Design alu_design, start of the top module:
module alu_design #(parameter W = 8)(
    input clk, rst, mode, ce, cin,
    input [1:0] inp_valid,
    input [7:0] opa, opb,
    input [3:0] cmd,
    output reg err, ov, cout, g, l, e,
    output reg [15:0] res
);
parameter INV_INP = 2'b00, OPA_VALID = 2'b01, OPB_VALID = 2'b10, OPA_AND_OPB_VALID = 2'b11;
reg [7:0] opa_p, opb_p;
reg [3:0] cmd_p;
reg [1:0] valid_p;
reg mode_p, cin_p;
reg [15:0] res_p;
reg cout_p, ov_p, g_p, l_p, e_p, err_p;
always @(posedge clk or posedge rst) begin
    if (rst) begin
        opa_p <= 0;
        opb_p <= 0;
        cmd_p <= 0;
        valid_p <= 0;
        cin_p <= 0;
        mode_p <= 0;
    end else if (ce) begin
        opa_p <= opa;
        opb_p <= opb;
        cmd_p <= cmd;
        valid_p <= inp_valid;
        cin_p <= cin;
        mode_p <= mode;
    end
end
always @(*) begin
    res_p = 0;
    err_p = 0;
    cout_p = 0;
    ov_p = 0;
    g_p = 0;
    l_p = 0;
    e_p = 0;
    if (ce) begin
        if (mode_p == 1) begin
            case (valid_p)
                INV_INP: begin
                    res_p = 0;
                    err_p = 1;
                end
                OPA_VALID: begin
                    case (cmd_p)
                        4'b0100: begin
                            res_p = opa_p + 1;
                            cout_p = res_p[8];
                        end
                        4'b0101: begin
                            res_p = opa_p - 1;
                            ov_p = res_p[8];
                        end
                        default: err_p = 1;
                    endcase
                end
                OPB_VALID: begin
                    case (cmd_p)
                        4'b0110: begin
                            res_p = opb_p + 1;
                            cout_p = res_p[8];
                        end
                        4'b0111: begin
                            res_p = opb_p - 1;
                            ov_p = res_p[8];
                        end
                        default: err_p = 1;
                    endcase
                end
  ...
make LEC_CHECK=0 ABC_AREA=1 CAP_MARGIN=20 CORE_ASPECT_RATIO=1.87 CORE_MARGIN=2 CORE_UTILIZATION=72 CTS_CLUSTER_DIAMETER=391 CTS_CLUSTER_SIZE=99 SETUP_SLACK_MARGIN=-0.17 SLEW_MARGIN=20 TNS_END_PERCENT=5 finish   # period 2.15 ns
run.sh (not shown) runs the stock make flow with config.mk's settings and CLKGATE_MAP_FILE=.
The starting point died in 4_1_cts, error DPL-0033.
Next try:
- CAP_MARGIN: 20 -> 0
- CORE_ASPECT_RATIO: 1.87 -> default
- CTS_CLUSTER_DIAMETER: 391 -> default
- CTS_CLUSTER_SIZE: 99 -> 10
- HOLD_SLACK_MARGIN: default -> 0.28
- SETUP_SLACK_MARGIN: -0.17 -> default
- clock period: 2.15 -> 3.81 ns (I/O delays scaled with it)
Result: Now the flow ended with an error in 5_1_grt. Area after synthesis does not change. Die size goes down by 0.30%. Synthesized cell count does not change.
Next try:
- ABC_AREA: 1 -> default
- CTS_CLUSTER_DIAMETER: default -> 105
- CTS_CLUSTER_SIZE: 10 -> default
- HOLD_SLACK_MARGIN: 0.28 -> default
- PLACE_DENSITY: default -> 0.67
- SETUP_SLACK_MARGIN: default -> -0.42
- TNS_END_PERCENT: 5 -> default
- clock period: 3.81 -> 5.83 ns (I/O delays scaled with it)
Result: With this change the flow produced a layout that fails on setup timing; synthesized cell count went down by 17%; die area went up by 0.60%; area after synthesis went up by 0.61%.
Next try:
- ABC_AREA: default -> 1
- CAP_MARGIN: 0 -> 20
- CORE_UTILIZATION: 72 -> 69
- CTS_CLUSTER_DIAMETER: 105 -> default
- PLACE_DENSITY: 0.67 -> default
- SETUP_SLACK_MARGIN: -0.42 -> default
- clock period: 5.83 -> 7.15 ns (I/O delays scaled with it)
What happened: Now the flow ran to the end with no violations; cell count went up by 20%; clock power went down by 25%; non-clock buffer count came out lower by 24; hold slack gets worse by 0.0082 ns.

* * *

== build 50 ==
alu_design again, from the RTL that the note above started with.
export LEC_CHECK = 0
export CAP_MARGIN = 10
export CELL_PAD_IN_SITES_DETAIL_PLACEMENT = 2
export CORE_ASPECT_RATIO = 0.53
export CORE_MARGIN = 2
export CORE_UTILIZATION = 56
export CTS_CLUSTER_SIZE = 80
export GPL_TIMING_DRIVEN = 1
export HOLD_SLACK_MARGIN = -0.03
export MAX_ROUTING_LAYER = met4
export MIN_ROUTING_LAYER = met1
export PLACE_DENSITY = 0.46
export SETUP_SLACK_MARGIN = 0.3
export SLEW_MARGIN = 20
export TNS_END_PERCENT = 60
create_clock -name core_clock -period 5.45 [get_ports {clk}]
Build 50 is listed as incomplete: the tool reported an error in 3_5_place_dp and the run ended there.
#### Input delta (build 56 over build 50)
- a deleted CELL_PAD_IN_SITES_DETAIL_PLACEMENT that had been 2
- an added CTS_CLUSTER_DIAMETER of 49
- a deleted TNS_END_PERCENT that had been 60
- a deleted PLACE_DENSITY that had been 0.46
- an added PLACE_DENSITY_LB_ADDON of 0.04
- a change of CORE_ASPECT_RATIO from 0.53 to 1.5
- a deleted HOLD_SLACK_MARGIN that had been -0.03
- a change of CORE_UTILIZATION from 56 to 65
- a change of MAX_ROUTING_LAYER from met4 to met5
## What came out
Build 56 finished every stage; the final checks, however, were not passed, the failures being negative setup slack. Diff build 50 -> build 56 | weighted congestion at the end of routability-driven global placement | up slightly. Build 56 vs build 50: share of the core filled by cells before placement up. From build 50 to build 56 the numbers moved as follows: full die area went down by about 14%, post-synth design cell area was more or less identical.
#### Input delta (build 39 over build 56)
- clearing MAX_ROUTING_LAYER, which used to be met5
- clearing MIN_ROUTING_LAYER, which used to be met1
- clearing CTS_CLUSTER_DIAMETER, which used to be 49
- swapping 65 for 68 in CORE_UTILIZATION
- clearing CTS_CLUSTER_SIZE, which used to be 80
- clearing GPL_TIMING_DRIVEN, which used to be 1
- clearing CORE_ASPECT_RATIO, which used to be 1.5
- clearing PLACE_DENSITY_LB_ADDON, which used to be 0.04
- swapping 10 for 20 in CAP_MARGIN
- clearing SETUP_SLACK_MARGIN, which used to be 0.3
- swapping 5.45 for 6.49 in the clock period (ns, I/O delays scaled along)
==> comparison <==
- In summary, build 39 completed successfully, with a layout that passed the timing, design-rule and antenna checks.
- Going from build 56 to build 39, final-layout worst hold slack has decreased, worst setup slack higher, total of plain and repair buffers excluding clock buffers went down by 39%.
- Flip-flop count across build 56 and build 39: no real change.
- Build 39 has slew at the pin with the worst max-slew slack above what build 56 had.
- On shortest period the worst path allows, build 56 beats build 39.
- Build 39 against build 56: slack of the worst reg-to-reg path increased 0.35 ns; clock group share of total power increased by 3.0 points relative to the old numbers; cell area went down by 1100 um2.
- Diff build 56 -> build 39: number of optimization iterations in the first detailed-route pass now sits higher; sum of routed wire length over all layers went down about 9%.
Power is estimated from default activity; no workload was simulated.
